// cpu
module cpu(clk, rst, imem_addr, imem_data, dmem_addr, dmem_wdata, dmem_we, dmem_re, dmem_rdata);
For scale: ~6,200 cells after synthesis, roughly 1,000 flip-flops, ~110 I/O pins.
export LEC_CHECK = 0
export ABC_AREA = 0
export CAP_MARGIN = 15
export CORE_ASPECT_RATIO = 0.68
export CORE_MARGIN = 2
export CORE_UTILIZATION = 70
export CTS_CLUSTER_SIZE = 62
export MAX_ROUTING_LAYER = met5
export PLACE_DENSITY = 0.64
export SLEW_MARGIN = 20
export TNS_END_PERCENT = 70
create_clock -name core_clock -period 7.25 [get_ports {clk}]
run.sh (not shown) runs the stock make flow with config.mk's settings and CLKGATE_MAP_FILE=.
The starting point produced a layout that fails on setup timing.
Next try:
- ABC_AREA: 0 -> not set
- CAP_MARGIN: 15 -> 20
- CORE_ASPECT_RATIO: 0.68 -> not set
- CORE_UTILIZATION: 70 -> 40
- CTS_CLUSTER_SIZE: 62 -> not set
- MAX_ROUTING_LAYER: met5 -> not set
- PLACE_DENSITY: 0.64 -> 0.6
- TNS_END_PERCENT: 70 -> not set
- clock period: 7.25 -> 10.9 ns (I/O delays scaled with it)
Outcome: With this change the flow finished with timing, DRC and antenna clean. Final area came out lower by a few percent. Clock skew rises by 0.063 ns. Count of clock-buffer cells in the layout goes up by 12. Wire length drops by a few percent. Via count is lower by roughly a tenth. Total power went down by a quarter to a third. Register-to-register slack improved by 2.4 ns. Sequential share of layout area is higher by 1.8 points. Core utilization is lower by 38 points.
Next try:
- CORE_UTILIZATION: 40 -> 72
- PLACE_DENSITY: 0.6 -> 0.64
- SETUP_SLACK_MARGIN: not set -> -0.44
- clock period: 10.9 -> 6.15 ns (I/O delays scaled with it)
Now the flow died in global routing (GRT-0116).
Die area is lower by 44%.
Synthesized cell count stays the same.
Area after synthesis stays the same.
Next try:
- CORE_UTILIZATION: 72 -> 63
- MAX_ROUTING_LAYER: not set -> met4
- PLACE_DENSITY: 0.64 -> 0.6
- SETUP_SLACK_MARGIN: -0.44 -> not set
- clock period: 6.15 -> 8.33 ns (I/O delays scaled with it)
Effect: The new run produced a clean layout; die area grows by about a fifth; synthesized cell count is unchanged; area after synthesis is unchanged.

========
v33:
Starting RTL as in the previous note.
make LEC_CHECK=0 ABC_AREA=1 CAP_MARGIN=30 CELL_PAD_IN_SITES_GLOBAL_PLACEMENT=3 CORE_ASPECT_RATIO=1.85 CORE_MARGIN=2 CORE_UTILIZATION=45 CTS_CLUSTER_DIAMETER=206 CTS_CLUSTER_SIZE=10 SLEW_MARGIN=20 TNS_END_PERCENT=90 finish   # period 14.4 ns
Status(v33) = ERROR, stage = 3_1_place_gp_skip_io
Setup changes, v33 to v15
Settings: PLACE_DENSITY: unset -> 0.65; CTS_CLUSTER_SIZE: 10 -> unset; CORE_ASPECT_RATIO: 1.85 -> unset; ABC_AREA: 1 -> unset; SETUP_SLACK_MARGIN: unset -> -0.44; MAX_ROUTING_LAYER: unset -> met4; TNS_END_PERCENT: 90 -> unset; CTS_CLUSTER_DIAMETER: 206 -> unset; CAP_MARGIN: 30 -> 20; CORE_UTILIZATION: 45 -> 72; CELL_PAD_IN_SITES_GLOBAL_PLACEMENT: 3 -> unset; the clock period (ns, I/O delays scaled along): 14.4 -> 6.81.
Findings:
Run status, v15: aborted in 5_1_grt, error GRT-0116
Against v33, v15 comes in 4549 lower on instance tally after logic synthesis.
v33 reports its dominant combinational cell family by area after synthesis as AND-OR/OR-AND gates while v15 reports multiplexers.
Taking v33 as the reference point, the sequential fraction of the synthesis area of v15 rises by 4.3 points.
The lower synthesis area per yosys of v15 and v33 is in v15.
The final reports for v15 and v33 show area of the chip lower in the former.
| synthesized area per cell | v15 vs v33 | 52% higher |
Diff v33 -> v15: area after synthesis shows a reduction of 12%, share of synthesized cell area in and, or, nand and nor gates shows a reduction of 13 points, xor and xnor fraction of the mapped netlist area now larger.
v15 vs. v33: distinct cell type count of the synthesized netlist rose 44, synthesized net count fell 4549, yosys stat cell total fell 4549.
> inputs changed (v15 -> v28)
Settings: a change of SETUP_SLACK_MARGIN from -0.44 to 1.55; a change of CORE_UTILIZATION from 72 to 70; a change of PLACE_DENSITY from 0.65 to 0.64; an added CTS_CLUSTER_DIAMETER of 341; an added TNS_END_PERCENT of 75; a change of the clock period (ns, I/O delays scaled along) from 6.81 to 6.06.
--- outcome ---
Each of v15 and v28 falls short of a clean finish.
v28 did not make it past 5_1_grt, where a tool error ended it.
v15 is listed as incomplete: the tool reported an error in 5_1_grt and the run ended there.
Diff v15 -> v28: number of gates given a new drive strength after cts saw an increase, worst slack after detailed placement saw a decrease, die boundary height saw an increase, die size saw an increase.
Input changes introduced in v39 (baseline for comparison: v28):
Settings: clearing TNS_END_PERCENT, which used to be 75; clearing PLACE_DENSITY, which used to be 0.64; clearing CTS_CLUSTER_DIAMETER, which used to be 341; swapping 70 for 68 in CORE_UTILIZATION; clearing MAX_ROUTING_LAYER, which used to be met4; swapping 1.55 for -0.44 in SETUP_SLACK_MARGIN; swapping 6.06 for 6.81 in the clock period (ns, I/O delays scaled along).
## What came out
Final checks on v39, whose flow otherwise completed, came back failing, citing setup timing. Total instance count after detailed placement: v39 vs v28, no meaningful difference. Horizontal die dimension ended up about 1.4% higher on v39 than on v28. Diff v28 -> v39: number of standard-cell rows in the floorplan grew by 1.9%, die area grew by about 3%, area of the core grew by 0.0028 mm^2, post-CTS setup repair buffer count shrank by 57, cell resize tally after clock tree synthesis shrank by 165. v28 and v39 ended up with nearly the same post-synthesis instance total.
Power is estimated from default activity; no workload was simulated.
